==> run a <==
## saw2sin
module saw2sin
( input  var        i_clk
, input  var [15:0] i_saw
, output var [15:0] o_sin
);
make LEC_CHECK=0 ABC_AREA=1 CAP_MARGIN=15 CORE_MARGIN=2 CORE_UTILIZATION=72 CTS_CLUSTER_DIAMETER=372 CTS_CLUSTER_SIZE=99 PLACE_DENSITY=0.38 SLEW_MARGIN=35 TNS_END_PERCENT=10 finish   # period 38.2 ns
run.sh (not shown) runs the stock make flow with config.mk's settings and CLKGATE_MAP_FILE=.
==> run b (differences from run a) <==
- CAP_MARGIN: 15 -> 20
- CORE_ASPECT_RATIO: not set -> 1.42
- CTS_CLUSTER_DIAMETER: 372 -> 338
- CTS_CLUSTER_SIZE: 99 -> 95
- PLACE_DENSITY: 0.38 -> 0.43
- SLEW_MARGIN: 35 -> 20
- TNS_END_PERCENT: 10 -> 20
==> flow/constraint.sdc (replaced) <==
create_clock -name core_clock -period 59.5 [get_ports {i_clk}]
set_input_delay 11.9000 -clock core_clock [delete_from_list [all_inputs] [get_ports {i_clk}]]
set_output_delay 11.9000 -clock core_clock [all_outputs]
set_load 0.01 [all_outputs]
==> run c (differences from run a) <==
- ABC_AREA: 1 -> not set
- CAP_MARGIN: 15 -> 20
- CORE_UTILIZATION: 72 -> 57
- CTS_CLUSTER_DIAMETER: 372 -> not set
- CTS_CLUSTER_SIZE: 99 -> not set
- PLACE_DENSITY: 0.38 -> not set
- SLEW_MARGIN: 35 -> 20
- TNS_END_PERCENT: 10 -> not set
==> flow/constraint.sdc (replaced) <==
create_clock -name core_clock -period 57.4 [get_ports {i_clk}]
set_input_delay 11.4800 -clock core_clock [delete_from_list [all_inputs] [get_ports {i_clk}]]
set_output_delay 11.4800 -clock core_clock [all_outputs]
set_load 0.01 [all_outputs]
==> qor summary <==
quantity                                                                          run a                     run c           run b
Run status                                                               did not finish            did not finish  finished clean
Stage where the flow stopped                          detailed placement (3_5_place_dp)  global routing (5_1_grt)               -
Die Ht                                                                           252 um                    282 um          300 um
Top-area cell share                                                               26.3%                     26.4%           26.3%
Dpl hpwl                                                                              -                 130000 um       101000 um
Synth cell types                                                                     77                       126              77
Die Footprint                                                                 63700 um2                 79700 um2       63700 um2
Total placed cells including tap cells                                                -                      9443            7707
Clock buffer count from CTS                                                           -                         3               3
Post-synthesis instance area                                                  44400 um2                 44100 um2       44400 um2
Number of hold-repair buffers added at the cts stage                                  -                         0               0
Die width                                                                        252 um                    282 um          212 um
Number of nets at floorplan                                                        7774                      7046            7774
Adders+Majority by Area                                                           27.9%                     28.2%           27.9%
Average cell area after synthesis                                              6.54 um2                  7.28 um2        6.54 um2
Post-synthesis xor/xnor area fraction                                             18.2%                     19.2%           18.2%
Deepest clock path buffer count                                                       -                         2               2
Post-synthesis cell count from yosys                                               6789                      6061            6789
Routability Congestion                                                             1.01                      1.01            1.11


==> inputs of v32 <==
saw2sin again, from the RTL that the note above started with.
## saw2sin
module saw2sin
( input  var        i_clk
, input  var [15:0] i_saw
, output var [15:0] o_sin
);
Settings: LEC_CHECK=0, ABC_AREA=0, CAP_MARGIN=0, CELL_PAD_IN_SITES_DETAIL_PLACEMENT=0, CORE_MARGIN=7, CORE_UTILIZATION=68, CTS_CLUSTER_DIAMETER=183, CTS_CLUSTER_SIZE=60, GPL_ROUTABILITY_DRIVEN=0, GPL_TIMING_DRIVEN=0, PLACE_DENSITY=0.35, SETUP_SLACK_MARGIN=-2.0, SLEW_MARGIN=20, TNS_END_PERCENT=5; clock period 55.4 ns.
==> v29 (differences from v32) <==
- ABC_AREA: 0 -> default
- CAP_MARGIN: 0 -> 20
- CELL_PAD_IN_SITES_DETAIL_PLACEMENT: 0 -> default
- CORE_MARGIN: 7 -> 2
- CORE_UTILIZATION: 68 -> 40
- CTS_CLUSTER_DIAMETER: 183 -> default
- CTS_CLUSTER_SIZE: 60 -> default
- GPL_ROUTABILITY_DRIVEN: 0 -> default
- GPL_TIMING_DRIVEN: 0 -> default
- PLACE_DENSITY: 0.35 -> default
- SETUP_SLACK_MARGIN: -2.0 -> default
- TNS_END_PERCENT: 5 -> default
==> flow/constraint.sdc (replaced) <==
create_clock -name core_clock -period 67.6 [get_ports {i_clk}]
set_input_delay 13.5200 -clock core_clock [delete_from_list [all_inputs] [get_ports {i_clk}]]
set_output_delay 13.5200 -clock core_clock [all_outputs]
set_load 0.01 [all_outputs]
==> v21 (differences from v32) <==
- ABC_AREA: 0 -> default
- CAP_MARGIN: 0 -> 20
- CELL_PAD_IN_SITES_DETAIL_PLACEMENT: 0 -> default
- CORE_MARGIN: 7 -> 2
- CORE_UTILIZATION: 68 -> 70
- CTS_CLUSTER_DIAMETER: 183 -> default
- CTS_CLUSTER_SIZE: 60 -> default
- GPL_ROUTABILITY_DRIVEN: 0 -> default
- GPL_TIMING_DRIVEN: 0 -> default
- PLACE_DENSITY: 0.35 -> default
- SETUP_SLACK_MARGIN: -2.0 -> default
- TNS_END_PERCENT: 5 -> default
==> flow/constraint.sdc (replaced) <==
create_clock -name core_clock -period 54.0 [get_ports {i_clk}]
set_input_delay 10.8000 -clock core_clock [delete_from_list [all_inputs] [get_ports {i_clk}]]
set_output_delay 10.8000 -clock core_clock [all_outputs]
set_load 0.01 [all_outputs]
==> results <==
item	v29	v21	v32
Final period util	95.1%	-	115%
Via-per-instance ratio	5.47	-	6.31
# clk buffers	4	-	4
Log Warnings	50	-	55
Type of destination of the critical path	flop	-	flop
ClkCell Share	0.174%	-	0.166%
CTS tree	done	-	done
Met1 demand-to-capacity share in global routing	28.6%	-	37.5%
Met2 usage in global routing	37.3%	-	59.1%
Worst Tran Pin Value	970 ps	-	898 ps
Hold-fix buffers at CTS	0	-	0
Detailed-routed wire length on met2	60300 um	-	67900 um
Detailed-route via count	42900	-	46500
Status	finished clean	stopped before the end	complete, but fails checks
Failing step	-	3_5_place_dp	-
Layout check failures	-	-	negative setup slack
Critical path required time	67780 ps	-	55590 ps


==> trial 34 <==
Starting RTL as in the previous note.
## saw2sin
module saw2sin
( input  var        i_clk
, input  var [15:0] i_saw
, output var [15:0] o_sin
);
make LEC_CHECK=0 ABC_AREA=1 CAP_MARGIN=10 CELL_PAD_IN_SITES_DETAIL_PLACEMENT=0 CORE_MARGIN=2 CORE_UTILIZATION=72 CTS_CLUSTER_SIZE=15 GPL_ROUTABILITY_DRIVEN=1 GPL_TIMING_DRIVEN=1 PLACE_DENSITY_LB_ADDON=0.13 SETUP_SLACK_MARGIN=-1.61 SLEW_MARGIN=20 finish   # period 25.4 ns
==> build 7 (differences from trial 34) <==
==> flow/config.mk (replaced) <==
export PLATFORM = sky130hd
export DESIGN_NAME = saw2sin
export DESIGN_NICKNAME = saw2sin
export VERILOG_FILES = /design/flow/design.v
export SDC_FILE = /design/flow/constraint.sdc
export NUM_CORES = 4
export LEC_CHECK = 0
export ABC_AREA = 0
export CAP_MARGIN = 10
export CELL_PAD_IN_SITES_DETAIL_PLACEMENT = 0
export CORE_MARGIN = 2
export CORE_UTILIZATION = 28
export GPL_ROUTABILITY_DRIVEN = 0
export GPL_TIMING_DRIVEN = 0
export SETUP_SLACK_MARGIN = 2.98
export SLEW_MARGIN = 20
export TNS_END_PERCENT = 40
==> flow/constraint.sdc (replaced) <==
create_clock -name core_clock -period 55.4 [get_ports {i_clk}]
set_input_delay 11.0800 -clock core_clock [delete_from_list [all_inputs] [get_ports {i_clk}]]
set_output_delay 11.0800 -clock core_clock [all_outputs]
set_load 0.01 [all_outputs]
==> writeup.txt <==
The flow ran to the end, but the layout failed its checks. The last timing report of the flow puts the setup violation total at 16. Buffers placed on the I/O ports in this run total 31. The most numerous cell in the Yosys netlist is sky130_fd_sc_hd__ha_1. The reasons given for failing layout checks are setup timing. The setup slack after layout came out at -7.09 ns. The post-synthesis adder-cell area fraction came out at 0.282.

For reference, the top logic cell family by area is AND-OR/OR-AND gates. The run gives 44100 sq um for the cell area after synthesis. The run gives 0.00726 for the share of the yosys chip area belonging to registers.
(the above is from build 7)
==> writeup.txt <==
Progress stopped at detailed placement. The tool reported: "[ERROR DPL-0038] Utilization greater than 100%, impossible to legalize". Among the non-sequential cells, adder cells take the most area. The synthesized netlist occupies a cell area of 44400 sq um. The flow did not finish.

Share of the yosys chip area belonging to registers: 0.00721. Sorting the synthesis cell report by count puts at the top sky130_fd_sc_hd__inv_1. The run gives 0.279 for the post-synthesis adder-cell area fraction.
(the above is from trial 34)


==> onyx: inputs <==
Starting RTL as in the previous note.
clock: 95.9 ns
lec_check: 0
cap_margin: 5
cell_pad_in_sites_detail_placement: 2
cell_pad_in_sites_global_placement: 0
core_margin: 4
core_utilization: 54
cts_cluster_size: 57
hold_slack_margin: 0.27
max_routing_layer: met4
min_routing_layer: met2
place_density_lb_addon: 0.17
slew_margin: 20
==> raven (differences from onyx) <==
CELL_PAD_IN_SITES_DETAIL_PLACEMENT = unset   (was 2)
CELL_PAD_IN_SITES_GLOBAL_PLACEMENT = unset   (was 0)
CORE_MARGIN = 2   (was 4)
CORE_UTILIZATION = 72   (was 54)
CTS_CLUSTER_SIZE = 34   (was 57)
HOLD_SLACK_MARGIN = unset   (was 0.27)
MIN_ROUTING_LAYER = unset   (was met2)
PLACE_DENSITY_LB_ADDON = unset   (was 0.17)
TNS_END_PERCENT = 5   (was unset)
==> flow/constraint.sdc (replaced) <==
create_clock -name core_clock -period 62.6 [get_ports {i_clk}]
set_input_delay 12.5200 -clock core_clock [delete_from_list [all_inputs] [get_ports {i_clk}]]
set_output_delay 12.5200 -clock core_clock [all_outputs]
set_load 0.01 [all_outputs]
==> juniper (differences from onyx) <==
ABC_AREA = 1   (was unset)
CAP_MARGIN = 20   (was 5)
CELL_PAD_IN_SITES_DETAIL_PLACEMENT = unset   (was 2)
CELL_PAD_IN_SITES_GLOBAL_PLACEMENT = unset   (was 0)
CORE_MARGIN = 2   (was 4)
CORE_UTILIZATION = 57   (was 54)
CTS_CLUSTER_SIZE = unset   (was 57)
HOLD_SLACK_MARGIN = -0.1   (was 0.27)
MAX_ROUTING_LAYER = unset   (was met4)
MIN_ROUTING_LAYER = unset   (was met2)
PLACE_DENSITY_LB_ADDON = unset   (was 0.17)
==> flow/constraint.sdc (replaced) <==
create_clock -name core_clock -period 53.3 [get_ports {i_clk}]
set_input_delay 10.6600 -clock core_clock [delete_from_list [all_inputs] [get_ports {i_clk}]]
set_output_delay 10.6600 -clock core_clock [all_outputs]
set_load 0.01 [all_outputs]
==> impl_metrics.xml <==
<?xml version="1.0" encoding="UTF-8"?>
<metrics>
  <group name="die">
    <metric name="initial_utilization" unit="%">54.62</metric>
    <metric name="die.size.x" unit="µm">293.9</metric>
    <metric name="fp.dieArea" unit="µm²">86370</metric>
    <metric name="chipHeight" unit="µm">293.9</metric>
  </group>
  <group name="logic_synthesis">
    <metric name="simple_gate_area_share" unit="%">15.79</metric>
    <metric name="synthXorXnorAreaFrac" unit="%">19.23</metric>
    <metric name="synth_cells" unit="">6061</metric>
    <metric name="post-synth-top-count-cell" unit="">ha_1</metric>
    <metric name="ys_cells" unit="">6061</metric>
    <metric name="postSynthNetCount" unit="">7046</metric>
    <metric name="synth.yosys.seq_area_share" unit="%">0.7257</metric>
    <metric name="synth.top_cells.by_area" unit="">ha_1 (26%), xnor2_1 (12%), a21oi_1 (7.2%)</metric>
  </group>
  <group name="outcome">
    <metric name="outcome" unit="">stopped before the end</metric>
    <metric name="error_line" unit="">[ERROR DPL-0033] detailed placement checks failed during check placement.</metric>
    <metric name="haltStage" unit="">3_5_place_dp</metric>
  </group>
</metrics>
The numbers above come from onyx.

==> impl_metrics.xml <==
<?xml version="1.0" encoding="UTF-8"?>
<metrics>
  <group name="die">
    <metric name="initial_utilization" unit="%">72.99</metric>
    <metric name="fp.dieArea" unit="µm²">63300</metric>
    <metric name="die.size.x" unit="µm">251.6</metric>
  </group>
  <group name="outcome">
    <metric name="haltStage" unit="">5_1_grt</metric>
    <metric name="error_line" unit="">[ERROR GRT-0232] Routing congestion too high. Check the congestion heatmap in the GUI.</metric>
    <metric name="outcome" unit="">stopped before the end</metric>
  </group>
  <group name="logic_synthesis">
    <metric name="synth_cells" unit="">6061</metric>
    <metric name="post-synth-top-count-cell" unit="">ha_1</metric>
    <metric name="ys_cells" unit="">6061</metric>
    <metric name="synthXorXnorAreaFrac" unit="%">19.23</metric>
    <metric name="synth.top_cells.by_area" unit="">ha_1 (26%), xnor2_1 (12%), a21oi_1 (7.2%)</metric>
    <metric name="simple_gate_area_share" unit="%">15.79</metric>
  </group>
</metrics>
The numbers above come from raven.

==> impl_metrics.xml <==
<?xml version="1.0" encoding="UTF-8"?>
<metrics>
  <group name="logic_synthesis">
    <metric name="postSynthNetCount" unit="">7774</metric>
    <metric name="synth_top_cell_by_area" unit="">ha_1</metric>
    <metric name="synth.yosys.seq_area_share" unit="%">0.7210</metric>
    <metric name="simple_gate_area_share" unit="%">23.21</metric>
  </group>
  <group name="grt">
    <metric name="busiest_layer" unit="">met2</metric>
  </group>
  <group name="sta">
    <metric name="timing.final.ws_setup" unit="ns">-1.589</metric>
    <metric name="setup-violations-final" unit="">16</metric>
  </group>
  <group name="setup_path">
    <metric name="cp_startpoint_kind" unit="">input pin</metric>
  </group>
  <group name="die">
    <metric name="initial_utilization" unit="%">57.44</metric>
    <metric name="die.size.x" unit="µm">283.2</metric>
    <metric name="fp.dieArea" unit="µm²">80190</metric>
    <metric name="chipHeight" unit="µm">283.2</metric>
  </group>
  <group name="outcome">
    <metric name="outcome" unit="">complete, but fails checks</metric>
    <metric name="failed_checks" unit="">setup timing</metric>
  </group>
</metrics>
The numbers above come from juniper.

